// TPU
module TPU(
    clk,
    rst_n,
    in_valid,
    K,
    M,
    N,
    busy,
    A_wr_en,
    A_index,
    A_data_in,
    A_data_out,
    B_wr_en,
    B_index,
    B_data_in,
    B_data_out,
    C_wr_en,
    C_index,
    C_data_in,
    C_data_out
);
input               clk;
input               rst_n;
input               in_valid;
input [7:0]         K;
input [7:0]         M;
input [7:0]         N;
output reg          busy;
output reg          A_wr_en;
output reg [15:0]   A_index;
output reg [31:0]   A_data_in;
input      [31:0]   A_data_out;
output reg          B_wr_en;
output reg [15:0]   B_index;
output reg [31:0]   B_data_in;
input      [31:0]   B_data_out;
output reg          C_wr_en;
output reg [15:0]   C_index;
output reg [127:0]  C_data_in;
input      [127:0]  C_data_out;
integer i, j;
reg     done;
wire [7:0]      east_out[3:0][3:0];
wire [7:0]      south_out[3:0][3:0];
wire [127:0]    result[3:0];
reg [7:0]   A_data_reg [3:0][3:0];
reg [7:0]   B_data_reg [3:0][3:0];
reg [15:0]  counter;
reg [7:0]   K_reg, M_per_compute, M_reg, N_per_compute, N_reg;
reg [7:0]   M_div, M_mod, N_div, N_mod;
reg [7:0]   row_grp, col_grp;
PE P00(clk, rst_n, done, A_data_reg[0][0], B_data_reg[0][0], east_out[0][0], south_out[0][0], result[0][127:96]);
PE P01(clk, rst_n, done, east_out[0][0], B_data_reg[1][0], east_out[0][1], south_out[0][1], result[0][95:64]);
PE P02(clk, rst_n, done, east_out[0][1], B_data_reg[2][0], east_out[0][2], south_out[0][2], result[0][63:32]);
PE P03(clk, rst_n, done, east_out[0][2], B_data_reg[3][0], east_out[0][3], south_out[0][3], result[0][31:0]);
PE P10(clk, rst_n, done, A_data_reg[1][0], south_out[0][0], east_out[1][0], south_out[1][0], result[1][127:96]);
PE P11(clk, rst_n, done, east_out[1][0], south_out[0][1], east_out[1][1], south_out[1][1], result[1][95:64]);
PE P12(clk, rst_n, done, east_out[1][1], south_out[0][2], east_out[1][2], south_out[1][2], result[1][63:32]);
PE P13(clk, rst_n, done, east_out[1][2], south_out[0][3], east_out[1][3], south_out[1][3], result[1][31:0]);
PE P20(clk, rst_n, done, A_data_reg[2][0], south_out[1][0], east_out[2][0], south_out[2][0], result[2][127:96]);
  ...
For scale: roughly 14,000 cells after synthesis, roughly 1,400 flip-flops, ~110,000 um2 of cells after synthesis.
Settings: LEC_CHECK=0, ABC_AREA=1, CAP_MARGIN=20, CELL_PAD_IN_SITES_DETAIL_PLACEMENT=0, CELL_PAD_IN_SITES_GLOBAL_PLACEMENT=2, CORE_ASPECT_RATIO=0.83, CORE_MARGIN=4, CORE_UTILIZATION=66, CTS_CLUSTER_DIAMETER=116, CTS_CLUSTER_SIZE=26, GPL_ROUTABILITY_DRIVEN=0, GPL_TIMING_DRIVEN=0, PLACE_DENSITY=0.48, SETUP_SLACK_MARGIN=0.13, SLEW_MARGIN=20; clock period 8.41 ns.
run.sh (not shown) runs the stock make flow with config.mk's settings and CLKGATE_MAP_FILE=.
The baseline aborted during global placement without I/O with GPL-0301.
Change:
ABC_AREA = not set   (was 1)
CELL_PAD_IN_SITES_DETAIL_PLACEMENT = not set   (was 0)
CELL_PAD_IN_SITES_GLOBAL_PLACEMENT = 1   (was 2)
CORE_ASPECT_RATIO = 1.78   (was 0.83)
CORE_MARGIN = 2   (was 4)
CORE_UTILIZATION = 40   (was 66)
CTS_CLUSTER_DIAMETER = not set   (was 116)
CTS_CLUSTER_SIZE = not set   (was 26)
PLACE_DENSITY = not set   (was 0.48)
SETUP_SLACK_MARGIN = not set   (was 0.13)
clock period = 10.0 ns   (was 8.41 ns; I/O delays follow)
=> This time the run finished with timing, DRC and antenna clean; die size is higher by 57%; synthesized area is lower by 2.4%; synthesized cell count is lower by 23%.
Change:
ABC_AREA = 1   (was not set)
CELL_PAD_IN_SITES_DETAIL_PLACEMENT = 2   (was not set)
CELL_PAD_IN_SITES_GLOBAL_PLACEMENT = 2   (was 1)
CORE_ASPECT_RATIO = 1.89   (was 1.78)
CORE_MARGIN = 5   (was 2)
CORE_UTILIZATION = 29   (was 40)
HOLD_SLACK_MARGIN = 0.13   (was not set)
MAX_ROUTING_LAYER = met4   (was not set)
SETUP_SLACK_MARGIN = 1.68   (was not set)
SLEW_MARGIN = 15   (was 20)
Global-route usage increases by 2.0 points.
First-iteration DRC count decreases by 1.5%.
Sequential share of layout area decreases by 2.4 points.
Power decreases by 35%.
Hold slack degrades by 0.052 ns.
Critical path depth increases by 9.
Utilization decreases by 10 points.
Via count increases by 26%.
Change:
ABC_AREA = not set   (was 1)
CAP_MARGIN = 15   (was 20)
CELL_PAD_IN_SITES_DETAIL_PLACEMENT = not set   (was 2)
CELL_PAD_IN_SITES_GLOBAL_PLACEMENT = not set   (was 2)
CORE_ASPECT_RATIO = not set   (was 1.89)
CORE_MARGIN = 2   (was 5)
CORE_UTILIZATION = 70   (was 29)
GPL_ROUTABILITY_DRIVEN = not set   (was 0)
GPL_TIMING_DRIVEN = not set   (was 0)
HOLD_SLACK_MARGIN = not set   (was 0.13)
SETUP_SLACK_MARGIN = 1.51   (was 1.68)
SLEW_MARGIN = 20   (was 15)
clock period = 5.56 ns   (was 10.0 ns; I/O delays follow)
Result: With this change the flow completed, yet does not pass: setup timing; worst hold slack is worse by 0.27 ns; clock-buffer cell count drops by 21; combinational power climbs to 4.7 times its value; final area drops by 4.2%; power climbs to 3.1 times its value; clock skew climbs by 0.0054 ns; sequential share of layout area climbs by 1.1 points; non-clock buffer count drops by 148; final cell count drops by 31%.


Setup of run 1:
TPU again, from the RTL that the note above started with.
export LEC_CHECK = 0
export ABC_AREA = 1
export CAP_MARGIN = 20
export CORE_MARGIN = 2
export CORE_UTILIZATION = 72
export CTS_CLUSTER_DIAMETER = 387
export CTS_CLUSTER_SIZE = 21
export HOLD_SLACK_MARGIN = 0.29
export PLACE_DENSITY_LB_ADDON = 0.16
export SETUP_SLACK_MARGIN = 0.37
export SLEW_MARGIN = 20
create_clock -name core_clock -period 2.43 [get_ports {clk}]
Run status, run 1: aborted in global routing, error GRT-0232
The following lists how run 2 was set up differently from run 1:
- SETUP_SLACK_MARGIN now 1.22, was 0.37
- CTS_CLUSTER_SIZE now 32, was 21
- HOLD_SLACK_MARGIN no longer set, was 0.29
- CTS_CLUSTER_DIAMETER no longer set, was 387
- ABC_AREA no longer set, was 1
- CAP_MARGIN now 15, was 20
- PLACE_DENSITY_LB_ADDON no longer set, was 0.16
- the clock period (ns, I/O delays scaled along) now 6.84, was 2.43
==> results <==
The layout from run 2, despite a flow that completed every stage, fails the layout checks, with the failing checks listed as setup timing.
Looking only at number of buffers created by CTS, and setting everything else aside, the lower value of run 2 and run 1 goes to run 1.
Number of placed cells counting well taps went down by more than a quarter going from run 1 to run 2.
Against run 1 as the reference, run 2 delivers a lower x dimension of the die.
Relative to run 2, the following input files were edited for run 3:
- CTS_CLUSTER_SIZE removed (was 32)
- CORE_UTILIZATION changed from 72 to 70
- SETUP_SLACK_MARGIN changed from 1.22 to 1.51
- MAX_ROUTING_LAYER newly set to met4
- CTS_CLUSTER_DIAMETER newly set to 28
- the clock period (ns, I/O delays scaled along) changed from 6.84 to 5.56
Notes after the runs:
The flow completed for run 3, but it is not clean: the layout still shows setup timing.
Cmp run 3 vs run 2: width of the die higher in run 3
[compare] base=run 2 new=run 3: worst hold slack went down by 0.40 ns; total via count after detailed routing went up by 6.0%.
Run 2 → run 3: cell depth of the worst flop-to-flop path went down by 2; sequential share of layout area moved down.
For run 4, these inputs were changed with respect to run 3:
- a change of CORE_UTILIZATION from 70 to 72
- a change of CTS_CLUSTER_DIAMETER from 28 to 29
Notes after the runs:
Run 4: complete, dirty (capacitance limit, setup timing)
NOTE count of clock-buffer cells in the layout run 3->run 4 decreased by a little under 10%
Sum of internal, switching and leakage power was lower in the run labelled run 3.
Post-layout instance area essentially unchanged between run 4 and run 3.


== quartz ==
The RTL this note starts from:
==> flow/design.v <==
module PE(
    input           clk,
    input           rst_n,
    input           done,
    input [7:0]     west_in,
    input [7:0]     north_in,
    output reg [7:0]    east_out,
    output reg [7:0]    south_out,
    output reg [31:0]   result
);
reg [31:0] mult_res;
always @(negedge clk or negedge rst_n) begin
    if(!rst_n) begin
        east_out <= 8'b0;
        south_out <= 8'b0;
        result <= 32'b0;
        mult_res <= 32'b0;
    end
    else if(done) begin
        mult_res <= 32'b0;
        result <= 32'b0;
    end
    else begin
        mult_res <= west_in * north_in;
        result <= result + mult_res;
        east_out <= west_in;
        south_out <= north_in;
    end
end
endmodule
module TPU(
    clk,
    rst_n,
    in_valid,
    K,
    M,
    N,
    busy,
    A_wr_en,
    A_index,
    A_data_in,
    A_data_out,
    B_wr_en,
    B_index,
    B_data_in,
    B_data_out,
    C_wr_en,
    C_index,
    C_data_in,
    C_data_out
);
input               clk;
input               rst_n;
input               in_valid;
input [7:0]         K;
input [7:0]         M;
input [7:0]         N;
output reg          busy;
output reg          A_wr_en;
output reg [15:0]   A_index;
output reg [31:0]   A_data_in;
input      [31:0]   A_data_out;
output reg          B_wr_en;
output reg [15:0]   B_index;
output reg [31:0]   B_data_in;
input      [31:0]   B_data_out;
output reg          C_wr_en;
output reg [15:0]   C_index;
output reg [127:0]  C_data_in;
input      [127:0]  C_data_out;
integer i, j;
reg     done;
wire [7:0]      east_out[3:0][3:0];
wire [7:0]      south_out[3:0][3:0];
wire [127:0]    result[3:0];
reg [7:0]   A_data_reg [3:0][3:0];
reg [7:0]   B_data_reg [3:0][3:0];
reg [15:0]  counter;
reg [7:0]   K_reg, M_per_compute, M_reg, N_per_compute, N_reg;
reg [7:0]   M_div, M_mod, N_div, N_mod;
reg [7:0]   row_grp, col_grp;
PE P00(clk, rst_n, done, A_data_reg[0][0], B_data_reg[0][0], east_out[0][0], south_out[0][0], result[0][127:96]);
PE P01(clk, rst_n, done, east_out[0][0], B_data_reg[1][0], east_out[0][1], south_out[0][1], result[0][95:64]);
PE P02(clk, rst_n, done, east_out[0][1], B_data_reg[2][0], east_out[0][2], south_out[0][2], result[0][63:32]);
PE P03(clk, rst_n, done, east_out[0][2], B_data_reg[3][0], east_out[0][3], south_out[0][3], result[0][31:0]);
PE P10(clk, rst_n, done, A_data_reg[1][0], south_out[0][0], east_out[1][0], south_out[1][0], result[1][127:96]);
PE P11(clk, rst_n, done, east_out[1][0], south_out[0][1], east_out[1][1], south_out[1][1], result[1][95:64]);
PE P12(clk, rst_n, done, east_out[1][1], south_out[0][2], east_out[1][2], south_out[1][2], result[1][63:32]);
PE P13(clk, rst_n, done, east_out[1][2], south_out[0][3], east_out[1][3], south_out[1][3], result[1][31:0]);
PE P20(clk, rst_n, done, A_data_reg[2][0], south_out[1][0], east_out[2][0], south_out[2][0], result[2][127:96]);
PE P21(clk, rst_n, done, east_out[2][0], south_out[1][1], east_out[2][1], south_out[2][1], result[2][95:64]);
PE P22(clk, rst_n, done, east_out[2][1], south_out[1][2], east_out[2][2], south_out[2][2], result[2][63:32]);
PE P23(clk, rst_n, done, east_out[2][2], south_out[1][3], east_out[2][3], south_out[2][3], result[2][31:0]);
PE P30(clk, rst_n, done, A_data_reg[3][0], south_out[2][0], east_out[3][0], south_out[3][0], result[3][127:96]);
PE P31(clk, rst_n, done, east_out[3][0], south_out[2][1], east_out[3][1], south_out[3][1], result[3][95:64]);
PE P32(clk, rst_n, done, east_out[3][1], south_out[2][2], east_out[3][2], south_out[3][2], result[3][63:32]);
PE P33(clk, rst_n, done, east_out[3][2], south_out[2][3], east_out[3][3], south_out[3][3], result[3][31:0]);
always @ (posedge clk or negedge rst_n) begin
    if(!rst_n) begin
        busy <= 1'b0;
        done <= 1'b0;
        A_wr_en <= 1'b0;
        A_index <= 16'b0;
        A_data_in <= 32'b0;
        B_wr_en <= 1'b0;
        B_index <= 16'b0;
        B_data_in <= 32'b0;
        C_wr_en <= 1'b0;
        C_index <= 16'b0;
        C_data_in <= 128'b0;
        counter <= 16'b0;
        K_reg <= 8'b0;
        M_reg <= 8'b0;
        N_reg <= 8'b0;
        for(i=0; i<4; i=i+1) begin
            for(j=0; j<4; j=j+1) begin
                A_data_reg[i][j] <= 8'b0;
                B_data_reg[i][j] <= 8'b0;
            end
        end
    end
    else if(in_valid) begin
        busy <= 1'b1;
        done <= 1'b0;
        M_reg <= M;
        K_reg <= K;
        N_reg <= N;
        M_mod = M % 4;
        N_mod = N % 4;
        M_div = (M_mod == 0 ? M/4 : M/4 + 1);
        N_div = (N_mod == 0 ? N/4 : N/4 + 1);
        col_grp <= 8'b0;
        row_grp <= 8'b0;
    end
    else if(busy) begin
        done = 1'b0;
        N_per_compute = (col_grp+1 == N_div && N_mod != 0 ? N_mod : 4);
        M_per_compute = (row_grp+1 == M_div && M_mod != 0 ? M_mod : 4);
        for(i=0; i<4; i=i+1) begin
            A_data_reg[i][0] = A_data_reg[i][1];
            A_data_reg[i][1] = A_data_reg[i][2];
            A_data_reg[i][2] = A_data_reg[i][3];
            A_data_reg[i][3] = 8'b0;
            B_data_reg[i][0] = B_data_reg[i][1];
            B_data_reg[i][1] = B_data_reg[i][2];
            B_data_reg[i][2] = B_data_reg[i][3];
            B_data_reg[i][3] = 8'b0;
        end
        if(counter < K_reg) begin
            A_data_reg[0][0] = A_data_out[31: 24];
            A_data_reg[1][1] = A_data_out[23: 16];
            A_data_reg[2][2] = A_data_out[15: 8];
            A_data_reg[3][3] = A_data_out[7: 0];
            B_data_reg[0][0] = B_data_out[31: 24];
            B_data_reg[1][1] = B_data_out[23: 16];
            B_data_reg[2][2] = B_data_out[15: 8];
            B_data_reg[3][3] = B_data_out[7: 0];
        end
        if(counter < K_reg) begin
            A_index = A_index + 1;
            B_index = B_index + 1;
        end
        else begin
            A_index = (row_grp+1 == M_div ? 16'b0 : K_reg * (row_grp + 1));
            B_index = (row_grp+1 == M_div ? K_reg * (col_grp + 1) : K_reg * col_grp);
        end
        if(counter >= K_reg + N_per_compute) begin
            C_wr_en = 1'b1;
            C_index = col_grp * M_reg + row_grp * 4 + counter - K_reg - N_per_compute;
            C_data_in = result[counter - K_reg - N_per_compute];
        end
        else begin
            C_wr_en = 1'b0;
            C_index = 16'b0;
        end
        counter <= counter + 1;
        if(counter == K_reg + M_per_compute + N_per_compute) begin
            if(row_grp+1 == M_div && col_grp+1 == N_div) begin
                busy <= 1'b0;
                A_index = 16'b0;
                B_index = 16'b0;
            end
            else if(row_grp+1 < M_div) begin
                row_grp = row_grp + 1;
            end
            else if(row_grp+1 == M_div) begin
                col_grp = col_grp + 1;
                row_grp = 0;
            end
            done = 1'b1;
            counter <= 8'b0;
        end
    end
end
endmodule
Settings: LEC_CHECK=0, CAP_MARGIN=20, CORE_MARGIN=2, CORE_UTILIZATION=71, CTS_CLUSTER_SIZE=32, MAX_ROUTING_LAYER=met4, SLEW_MARGIN=20; clock period 8.37 ns.
The final report for quartz shows a completed flow and a layout that fails verification, specifically setup timing.
For lagoon, these inputs were changed with respect to quartz:
Settings: SETUP_SLACK_MARGIN now 1.67, previously not set; CTS_CLUSTER_DIAMETER now 28, previously not set; CAP_MARGIN now 15, was 20; CORE_UTILIZATION now 72, was 71; the clock period (ns, I/O delays scaled along) now 5.74, was 8.37.
### Flow results
- The runs compared here, quartz and lagoon, all ended either early or with open violations.
- Although quartz finished all stages, its layout failed final checks on setup timing.
- lagoon against quartz; die boundary width is down slightly.
- Wire length of the first global-routing pass (higher): lagoon
- In lagoon relative to quartz, total power had gone up by more than half.
- Relative to quartz, the final cell area reported for lagoon is higher.
Relative to lagoon, the following input files were edited for pepper:
Settings: CTS_CLUSTER_SIZE removed (was 32); CTS_CLUSTER_DIAMETER changed from 28 to 27; ABC_AREA newly set to 1; SETUP_SLACK_MARGIN changed from 1.67 to -0.39; the clock period (ns, I/O delays scaled along) changed from 5.74 to 5.47.
==> results <==
- pepper: flow complete, layout not clean; failing: setup timing
- Looking at total length of routed wires across both flows, pepper is the weaker of the two, with lagoon ahead.
- Re share of synthesized area occupied by flip-flops and latches: pepper is 0.77 points down on lagoon.
- Of pepper and lagoon, it is pepper that has the lower non-clock buffer count.
- Area growth from synthesis to layout: pepper lower than lagoon
diff inputs: pepper => violet
Settings: CORE_UTILIZATION: 72 -> 40; CTS_CLUSTER_DIAMETER: 27 -> unset; ABC_AREA: 1 -> unset; SETUP_SLACK_MARGIN: -0.39 -> unset; CAP_MARGIN: 15 -> 20; MAX_ROUTING_LAYER: met4 -> unset; the clock period (ns, I/O delays scaled along): 5.47 -> 9.85.
- In the floorplan summary, violet is listed with a die area greater than that of pepper.
- In summary, violet completed successfully, with a layout that passed the timing, DRC and antenna checks.
- Fraction of power consumed by combinational cells: violet vs pepper up 24 points
- The number of multi-input combinational cells of violet falls short of that of pepper by 1568.
- Count of clock-buffer cells in the layout in violet vs pepper: down 48%
- Power: violet draws less than pepper
Power figures rest on the tool's default switching activity, not on a simulated workload.
